build 14:
// fp64_add
module fp64_add(input clk, input [63:0] a, input [63:0] b, output reg [63:0] s);
    reg  [63:0] a_q, b_q;
    wire [63:0] sum;
    dfa u_dfa(.I1(a_q), .I2(b_q), .Final_exp(sum));
    always @(posedge clk) begin
        a_q <= a;
        b_q <= b;
        s   <= sum;
    end
endmodule
Settings: LEC_CHECK=0, ABC_AREA=1, CAP_MARGIN=20, CORE_MARGIN=2, CORE_UTILIZATION=72, CTS_CLUSTER_DIAMETER=352, CTS_CLUSTER_SIZE=95, PLACE_DENSITY=0.38, SETUP_SLACK_MARGIN=2.3, SLEW_MARGIN=20, TNS_END_PERCENT=40; clock period 16.5 ns.
run.sh (not shown) runs the stock make flow with config.mk's settings and CLKGATE_MAP_FILE=.
Seen in the log of build 14: DPL-0038 during detailed placement, after which the run never completed.
Here is what was changed in the inputs of build 38 compared with build 14.
Settings: removing CTS_CLUSTER_DIAMETER (formerly 352); removing ABC_AREA (formerly 1); changing CORE_UTILIZATION from 72 to 50; changing SETUP_SLACK_MARGIN from 2.3 to 4.23; removing TNS_END_PERCENT (formerly 40); removing PLACE_DENSITY (formerly 0.38); removing CTS_CLUSTER_SIZE (formerly 95).
## What came out
Build 38 vs. build 14: simple-gate portion of the synthesized area went down by 16 points.
Against build 14, build 38 reports a mux share of post-synthesis cell area that is higher.
Cmp build 38 and build 14 / die outline height / higher: build 38
In the flow results for build 38 and build 14, the xor/xnor share of the synthesized area is smaller on build 14.
Where area of the placeable core is concerned, build 14 is better than build 38.
Relative to build 14, sequential fraction of the synthesis area increased by 0.31 points in build 38.
The synthesized area in build 38 sits 330 sq um below the value recorded for build 14.
Against build 14, global placer's final weighted congestion in build 38 fell by a few percent.
Measured against each other, build 38 and build 14 differ in Yosys chip area, the higher figure coming from build 14.
Build 38 | ERROR | global routing
Diff build 14 -> build 38: die area went up; horizontal extent of the die grew by 19%.
Here is what was changed in the inputs of build 70 compared with build 38.
Settings: putting CORE_ASPECT_RATIO at 0.53 where nothing was set; swapping 20 for 10 in SLEW_MARGIN; putting CTS_CLUSTER_DIAMETER at 104 where nothing was set; putting MIN_ROUTING_LAYER at met2 where nothing was set; clearing SETUP_SLACK_MARGIN, which used to be 4.23; putting CTS_CLUSTER_SIZE at 57 where nothing was set; swapping 50 for 25 in CORE_UTILIZATION; putting CELL_PAD_IN_SITES_DETAIL_PLACEMENT at 2 where nothing was set; putting GPL_TIMING_DRIVEN at 1 where nothing was set; putting TNS_END_PERCENT at 100 where nothing was set; putting PLACE_DENSITY_LB_ADDON at 0.04 where nothing was set; putting CELL_PAD_IN_SITES_GLOBAL_PLACEMENT at 2 where nothing was set; putting HOLD_SLACK_MARGIN at -0.09 where nothing was set; swapping 16.5 for 16.9 in the clock period (ns, I/O delays scaled along).
--- outcome ---
- Build 70: it failed during global routing, and the tool reported GRT-0116.
- The log for build 38 ends in global routing with error GRT-0232, so the run never completed.
- Taking build 38 as the reference point, the standard-cell row count of build 70 rises by 2.7%.
- Going from build 38 to build 70, instance count after placement with tap cells included grows by 720.
- Relative to build 38, the die size measured on build 70 has increased by more than half.
- The final reports for build 70 and build 38 show final estimated routing congestion in global placement higher in the former.
- Re cell total in the yosys stat output: no difference whatsoever between build 38 and build 70.
- Horizontal die dimension is higher on build 70
- The simple logic cell fraction of the synthesized area was comparable across build 38 and build 70.
- For the worst setup slack before clock tree synthesis, build 70 came in 0.95 ns lower than build 38 did.
- Build 70 against build 38: height of the chip grew by 2.9%, area of the placeable core grew by 40000 sq um.
- The placed standard-cell area in build 70 is 1.08 times that in build 38.


the baseline:
The RTL this note starts from:
==> flow/design.v <==
module FA_Structural(a,b,cin,sum,cout);
	input a,b,cin;
    output sum,cout;
    wire x,y,z;
    xor(x,a,b);
    xor(sum,x,cin);
    and(y,cin,x);
    and(z,a,b);
    or(cout,y,z);
endmodule
module RPA(a,b,cin,sum,cout);
	input [63:0] a,b;
    input cin;
    output wire [63:0] sum;
    output wire cout;
	wire c0,c1,c2,c3,c4,c5,c6,c7,c8,c9,c10,c11,c12,c13,c14,c15,c16,c17,c18,c19,c20,c21,c22,c23,c24,c25,c26,c27,c28,c29,c30,c31,c32,c33,c34,c35,c36,c37,c38,c39,c40,c41,c42,c43,c44,c45,c46,c47,c48,c49,c50,c51,c52,c53,c54,c55,c56,c57,c58,c59,c60,c61,c62;
	FA_Structural fa1(a[0],b[0],cin,sum[0],c0);
	FA_Structural fa2(a[1],b[1],c0,sum[1],c1);
	FA_Structural fa3(a[2],b[2],c1,sum[2],c2);
	FA_Structural fa4(a[3],b[3],c2,sum[3],c3);
    FA_Structural fa5(a[4],b[4],c3,sum[4],c4);
    FA_Structural fa6(a[5],b[5],c4,sum[5],c5);
    FA_Structural fa7(a[6],b[6],c5,sum[6],c6);
    FA_Structural fa8(a[7],b[7],c6,sum[7],c7);
    FA_Structural fa9(a[8],b[8],c7,sum[8],c8);
    FA_Structural fa10(a[9],b[9],c8,sum[9],c9);
    FA_Structural fa11(a[10],b[10],c9,sum[10],c10);
    FA_Structural fa12(a[11],b[11],c10,sum[11],c11);
    FA_Structural fa13(a[12],b[12],c11,sum[12],c12);
    FA_Structural fa14(a[13],b[13],c12,sum[13],c13);
    FA_Structural fa15(a[14],b[14],c13,sum[14],c14);
    FA_Structural fa16(a[15],b[15],c14,sum[15],c15);
    FA_Structural fa17(a[16],b[16],c15,sum[16],c16);
    FA_Structural fa18(a[17],b[17],c16,sum[17],c17);
    FA_Structural fa19(a[18],b[18],c17,sum[18],c18);
    FA_Structural fa20(a[19],b[19],c18,sum[19],c19);
    FA_Structural fa21(a[20],b[20],c19,sum[20],c20);
    FA_Structural fa22(a[21],b[21],c20,sum[21],c21);
    FA_Structural fa23(a[22],b[22],c21,sum[22],c22);
    FA_Structural fa24(a[23],b[23],c22,sum[23],c23);
    FA_Structural fa25(a[24],b[24],c23,sum[24],c24);
    FA_Structural fa26(a[25],b[25],c24,sum[25],c25);
    FA_Structural fa27(a[26],b[26],c25,sum[26],c26);
    FA_Structural fa28(a[27],b[27],c26,sum[27],c27);
    FA_Structural fa29(a[28],b[28],c27,sum[28],c28);
    FA_Structural fa30(a[29],b[29],c28,sum[29],c29);
    FA_Structural fa31(a[30],b[30],c29,sum[30],c30);
    FA_Structural fa32(a[31],b[31],c30,sum[31],c31);
    FA_Structural fa33(a[32],b[32],c31,sum[32],c32);
    FA_Structural fa34(a[33],b[33],c32,sum[33],c33);
    FA_Structural fa35(a[34],b[34],c33,sum[34],c34);
    FA_Structural fa36(a[35],b[35],c34,sum[35],c35);
    FA_Structural fa37(a[36],b[36],c35,sum[36],c36);	
    FA_Structural fa38(a[37],b[37],c36,sum[37],c37);
    FA_Structural fa39(a[38],b[38],c37,sum[38],c38);
    FA_Structural fa40(a[39],b[39],c38,sum[39],c39);
    FA_Structural fa41(a[40],b[40],c39,sum[40],c40);
    FA_Structural fa42(a[41],b[41],c40,sum[41],c41);
    FA_Structural fa43(a[42],b[42],c41,sum[42],c42);
    FA_Structural fa44(a[43],b[43],c42,sum[43],c43);
    FA_Structural fa45(a[44],b[44],c43,sum[44],c44);
    FA_Structural fa46(a[45],b[45],c44,sum[45],c45);
    FA_Structural fa47(a[46],b[46],c45,sum[46],c46);
    FA_Structural fa48(a[47],b[47],c46,sum[47],c47);
    FA_Structural fa49(a[48],b[48],c47,sum[48],c48);
    FA_Structural fa50(a[49],b[49],c48,sum[49],c49);
    FA_Structural fa51(a[50],b[50],c49,sum[50],c50);
    FA_Structural fa52(a[51],b[51],c50,sum[51],c51);
    FA_Structural fa53(a[52],b[52],c51,sum[52],c52);
    FA_Structural fa54(a[53],b[53],c52,sum[53],c53);
    FA_Structural fa55(a[54],b[54],c53,sum[54],c54);
    FA_Structural fa56(a[55],b[55],c54,sum[55],c55);
    FA_Structural fa57(a[56],b[56],c55,sum[56],c56);
    FA_Structural fa58(a[57],b[57],c56,sum[57],c57);
    FA_Structural fa59(a[58],b[58],c57,sum[58],c58);
    FA_Structural fa60(a[59],b[59],c58,sum[59],c59);
    FA_Structural fa61(a[60],b[60],c59,sum[60],c60);
    FA_Structural fa62(a[61],b[61],c60,sum[61],c61);
    FA_Structural fa63(a[62],b[62],c61,sum[62],c62);
    FA_Structural fa64(a[63],b[63],c62,sum[63],cout);
endmodule
module swap(input [63:0]in1, input [63:0]in2, output reg [63:0]out1, output reg [63:0]out2);
    always @(in1 or in2)
    begin
        if(in2[62:0]>in1[62:0])
        begin
            out2 = in1;
            out1 = in2;
        end
        else
        begin
            out1 = in1;
            out2 = in2;
        end
    end
endmodule
module shifter(input [63:0]A, input [10:0]shift, output [63:0]B);
    assign B = A>>shift;
endmodule
module split(input [63:0]A, output sign, output [10:0]exp, output [51:0]man);
    assign sign = A[63];
    assign exp  = A[62:52];
    assign man  = A[51:0];
endmodule
module dfa(input [63:0] I1, input [63:0] I2, output reg [63:0] Final_exp);
    wire[63:0] A,B;
    swap SW(I1,I2,A,B); 
    wire S1,S2;        
    wire [10:0] E1,E2; 
    wire [51:0] M1,M2; 
    split SP1(A,S1,E1,M1); 
    split SP2(B,S2,E2,M2); 
    wire [10:0]Expdiff; 
    assign Expdiff = E1-E2;
    wire [63:0] T1,T2,T3;  
    assign T1= {|E1,M1};   
    assign T2= {|E2,M2};   
    shifter BS(T2,Expdiff,T3); 
    wire [63:0]T4;
    assign T4 = {64{S1^S2}}^T3; 
    wire [63:0]Sum;
    wire Carry;
    RPA C1(T1,T4,S1^S2,Sum,Carry); 
    reg [51:0] M3,tmp; 
    reg [10:0] E3;
    integer i, j;
    reg found;
    always @(*)
    begin
        i=53;
        j=0;
        found=1'b0;
        tmp=Sum[51:0];
        if(Sum[53]==1)
        begin 
            M3=Sum[52:1];
            E3 = E1 + 1'b1;
        end
        else if(Sum[52]==0)
        begin
            for(j=1;j<=52;j=j+1)
            begin
                if(!found && Sum[52-j]==1'b1)
                begin
                    i=j;
                    found=1'b1;
                end
            end
            E3=E1-i;
            tmp=Sum[51:0];
            M3=tmp<<i;
        end
        else
        begin
            M3=Sum[51:0];
            E3=E1;
        end
    end
    always@(*) begin
        if(&E1 == 1'b1 || &E2 == 1'b1) begin
            Final_exp = 64'b0_11111111111_1111111111111111111111111111111111111111111111111111;	
        end
        else if((|E1== 1'b0) && (|M1[51:0]== 1'b0)) begin
            Final_exp = {S2,E2,M2[51:0]};
        end
        else if((|E2== 1'b0) && (|M2[51:0]== 1'b0)) begin
            Final_exp = {S1,E1,M1[51:0]};
        end
        else if(Sum[63:0] == 63'b0) begin
            Final_exp=64'b0;
        end
        else begin
            Final_exp = {S1,{11{|Sum}} & E3,M3};
        end
    end
endmodule
module fp64_add(input clk, input [63:0] a, input [63:0] b, output reg [63:0] s);
    reg  [63:0] a_q, b_q;
    wire [63:0] sum;
    dfa u_dfa(.I1(a_q), .I2(b_q), .Final_exp(sum));
    always @(posedge clk) begin
        a_q <= a;
        b_q <= b;
        s   <= sum;
    end
endmodule
==> flow/config.mk <==
export PLATFORM = sky130hd
export DESIGN_NAME = fp64_add
export DESIGN_NICKNAME = fp64_add
export VERILOG_FILES = /design/flow/design.v
export SDC_FILE = /design/flow/constraint.sdc
export NUM_CORES = 4
export LEC_CHECK = 0
export ABC_AREA = 1
export CAP_MARGIN = 30
export CELL_PAD_IN_SITES_DETAIL_PLACEMENT = 2
export CELL_PAD_IN_SITES_GLOBAL_PLACEMENT = 1
export CORE_ASPECT_RATIO = 0.88
export CORE_MARGIN = 10
export CORE_UTILIZATION = 60
export CTS_CLUSTER_DIAMETER = 45
export CTS_CLUSTER_SIZE = 18
export HOLD_SLACK_MARGIN = 0.16
export MAX_ROUTING_LAYER = met4
export PLACE_DENSITY_LB_ADDON = 0.07
export SLEW_MARGIN = 20
export TNS_END_PERCENT = 55
==> flow/constraint.sdc <==
create_clock -name core_clock -period 32.7 [get_ports {clk}]
set_input_delay 6.5400 -clock core_clock [delete_from_list [all_inputs] [get_ports {clk}]]
set_output_delay 6.5400 -clock core_clock [all_outputs]
set_load 0.01 [all_outputs]
As the logs show, the baseline stopped at global placement without I/O (3_1_place_gp_skip_io) after a tool error, so it never reached the end of the flow.
--- input diff the baseline..the candidate ---
==> flow/config.mk <==
export PLATFORM = sky130hd
export DESIGN_NAME = fp64_add
export DESIGN_NICKNAME = fp64_add
export VERILOG_FILES = /design/flow/design.v
export SDC_FILE = /design/flow/constraint.sdc
export NUM_CORES = 4
export LEC_CHECK = 0
export ABC_AREA = 1
export CAP_MARGIN = 20
export CORE_MARGIN = 2
export CORE_UTILIZATION = 66
export CTS_CLUSTER_DIAMETER = 235
export HOLD_SLACK_MARGIN = -0.1
export PLACE_DENSITY = 0.67
export SLEW_MARGIN = 20
==> flow/constraint.sdc <==
create_clock -name core_clock -period 12.4 [get_ports {clk}]
set_input_delay 2.4800 -clock core_clock [delete_from_list [all_inputs] [get_ports {clk}]]
set_output_delay 2.4800 -clock core_clock [all_outputs]
set_load 0.01 [all_outputs]
Notes after the runs:
The candidate: aborted in clock tree synthesis (4_1_cts) (tool error). In terms of number of register bits inferred by synthesis, the baseline and the candidate differ only marginally. Comparing the candidate against the baseline, there is no change at all in count of mapped cells out of synthesis. Average instance area after synthesis came out exactly the same in the candidate and the baseline. The height of the die in the candidate was lower than what the baseline gave. Against the baseline, horizontal extent of the die in the candidate fell by more than 10%. Die footprint delta (the candidate − the baseline): favourable. Changes observed in the candidate relative to the baseline: synthesized area about even; mux cell area share after synthesis about even. The candidate ended up with a higher number of placement rows than the baseline did. The initial cell density of the core in the candidate sits 6.3 points above the value recorded for the baseline.


== the previous run ==
Starts from the design.v that is shown in full above.
clock: 16.6 ns
lec_check: 0
cap_margin: 20
core_margin: 10
core_utilization: 40
cts_cluster_size: 79
hold_slack_margin: 0.08
setup_slack_margin: 3.89
slew_margin: 20
The final report for the previous run shows a completed flow and a layout that fails verification, specifically negative setup slack.
[inputs] the current run vs the previous run
Settings: a deleted SETUP_SLACK_MARGIN that had been 3.89; a deleted HOLD_SLACK_MARGIN that had been 0.08; a change of CORE_UTILIZATION from 40 to 25; a deleted CTS_CLUSTER_SIZE that had been 79; a change of CORE_MARGIN from 10 to 2; a change of the clock period (ns, I/O delays scaled along) from 16.6 to 29.7.
### Flow results
Lower proportion of power drawn by the clock network goes to the previous run over the current run. What the previous run reported for wire length has to be multiplied by 0.815 to get the figure for the current run. The current run — hold slack 0.038 ns lower, the previous run as reference. Both conditions hold for the current run: the flow ran to the end and the final layout passed the timing, DRC and antenna checks. Summary of the current run over the previous run: post-cts gate resize count dropped 396; global-route usage went down by 16 points; total buffers and inverters traversed by the critical path moved down; worst slack at placement picked up an extra 11.25 ns.


## harbor
Starts from the design.v that is shown in full above.
clock: 16.6 ns
lec_check: 0
abc_area: 1
cap_margin: 20
core_aspect_ratio: 1.8
core_margin: 10
core_utilization: 40
cts_cluster_size: 16
hold_slack_margin: 0.08
setup_slack_margin: 3.89
slew_margin: 20
In harbor the implementation completed, yet the final layout does not meet the checks, the culprit being negative setup slack.
[inputs] yarrow vs harbor
# harbor
export LEC_CHECK = 0
export ABC_AREA = 1
export CAP_MARGIN = 20
export CORE_ASPECT_RATIO = 1.8
export CORE_MARGIN = 10
export CORE_UTILIZATION = 40
export CTS_CLUSTER_SIZE = 16
export HOLD_SLACK_MARGIN = 0.08
export SETUP_SLACK_MARGIN = 3.89
export SLEW_MARGIN = 20
create_clock -name core_clock -period 16.6 [get_ports {clk}]
# yarrow
export LEC_CHECK = 0
export CAP_MARGIN = 20
export CORE_MARGIN = 2
export CORE_UTILIZATION = 58
export SLEW_MARGIN = 20
create_clock -name core_clock -period 16.5 [get_ports {clk}]
Results
- The lower floorplan core area of harbor and yarrow is in yarrow.
- yarrow ends up with a adder-cell area share of the yosys netlist that is 0.16 points higher than in harbor.
- Diff harbor -> yarrow | chip area estimate from yosys synthesis | decrease of 1.6%
- Diff harbor..yarrow | hold buffer count at cts | unchanged
- Cmp harbor and yarrow / share of the synthesized netlist area taken by xor and xnor gates / higher: yarrow
- yarrow: aborted in global routing (tool error)
- Row synthesized cell count: yarrow lower / harbor higher
- Between yarrow and harbor, it is yarrow whose share of synthesized cell area in and, or, nand and nor gates is lower, by 16 points.
- | detailed placement HPWL | yarrow vs harbor | about 17% lower |
- yarrow vs harbor, area of the die went down by 41%.
- In yarrow relative to harbor, post-synth design cell area had gone down slightly.
- The biggest combinational cell group after synthesis comes out simple AND/OR/NAND/NOR gates in one run and AND-OR/OR-AND gates in the other, namely in harbor and yarrow respectively.
For xenon, these inputs were changed with respect to yarrow:
# yarrow
export LEC_CHECK = 0
export CAP_MARGIN = 20
export CORE_MARGIN = 2
export CORE_UTILIZATION = 58
export SLEW_MARGIN = 20
create_clock -name core_clock -period 16.5 [get_ports {clk}]
# xenon
export LEC_CHECK = 0
export ABC_AREA = 1
export CAP_MARGIN = 20
export CORE_MARGIN = 2
export CORE_UTILIZATION = 72
export CTS_CLUSTER_DIAMETER = 352
export CTS_CLUSTER_SIZE = 95
export HOLD_SLACK_MARGIN = 0.3
export PLACE_DENSITY = 0.38
export SETUP_SLACK_MARGIN = 2.3
export SLEW_MARGIN = 20
export TNS_END_PERCENT = 40
create_clock -name core_clock -period 16.5 [get_ports {clk}]
==> comparison <==
Seen in the log of xenon: DPL-0038 during detailed placement, after which the run never completed. Run status, yarrow: aborted in global routing, error GRT-0116. Going from yarrow to xenon, total number of placement rows shrinks by 7. Compare yarrow and xenon | area after synthesis lower: yarrow. Summary of the comparison: area of the core is lower in xenon, relative to yarrow.
Edits applied to the flow inputs when going from xenon to amber:
# xenon
export LEC_CHECK = 0
export ABC_AREA = 1
export CAP_MARGIN = 20
export CORE_MARGIN = 2
export CORE_UTILIZATION = 72
export CTS_CLUSTER_DIAMETER = 352
export CTS_CLUSTER_SIZE = 95
export HOLD_SLACK_MARGIN = 0.3
export PLACE_DENSITY = 0.38
export SETUP_SLACK_MARGIN = 2.3
export SLEW_MARGIN = 20
export TNS_END_PERCENT = 40
create_clock -name core_clock -period 16.5 [get_ports {clk}]
# amber
export LEC_CHECK = 0
export ABC_AREA = 1
export CAP_MARGIN = 20
export CORE_ASPECT_RATIO = 1.8
export CORE_MARGIN = 8
export CORE_UTILIZATION = 40
export CTS_CLUSTER_DIAMETER = 40
export CTS_CLUSTER_SIZE = 16
export HOLD_SLACK_MARGIN = 0.08
export MIN_ROUTING_LAYER = met2
export SETUP_SLACK_MARGIN = 3.4
export SLEW_MARGIN = 20
create_clock -name core_clock -period 16.6 [get_ports {clk}]
Results
Reported for amber and xenon, synthesis-stage register bit count turned out identical to the last digit.
Diff amber..xenon | mapped cell area | unchanged
The core area of amber exceeds that of xenon by 82%.
For amber, the flow was terminated by a tool error in global routing and produced no final design.
Core utilization before placement, amber and xenon: smaller value in amber
amber has final RePlAce weighted congestion above what xenon had.
Looking at overall die width, amber sits about 7% higher than xenon does.
Die span in y, amber and xenon, higher one = amber.
Taking xenon as the reference, in amber fraction of synthesized cell area in xor and xnor cells shows no meaningful change, simple-gate share of the synthesized area shows no meaningful change.
When amber is measured against xenon, its number of rows in the core area turns out 50 higher.
Compared amber vs xenon, and area of the chip is up in amber.
Power is estimated from default activity; no workload was simulated.
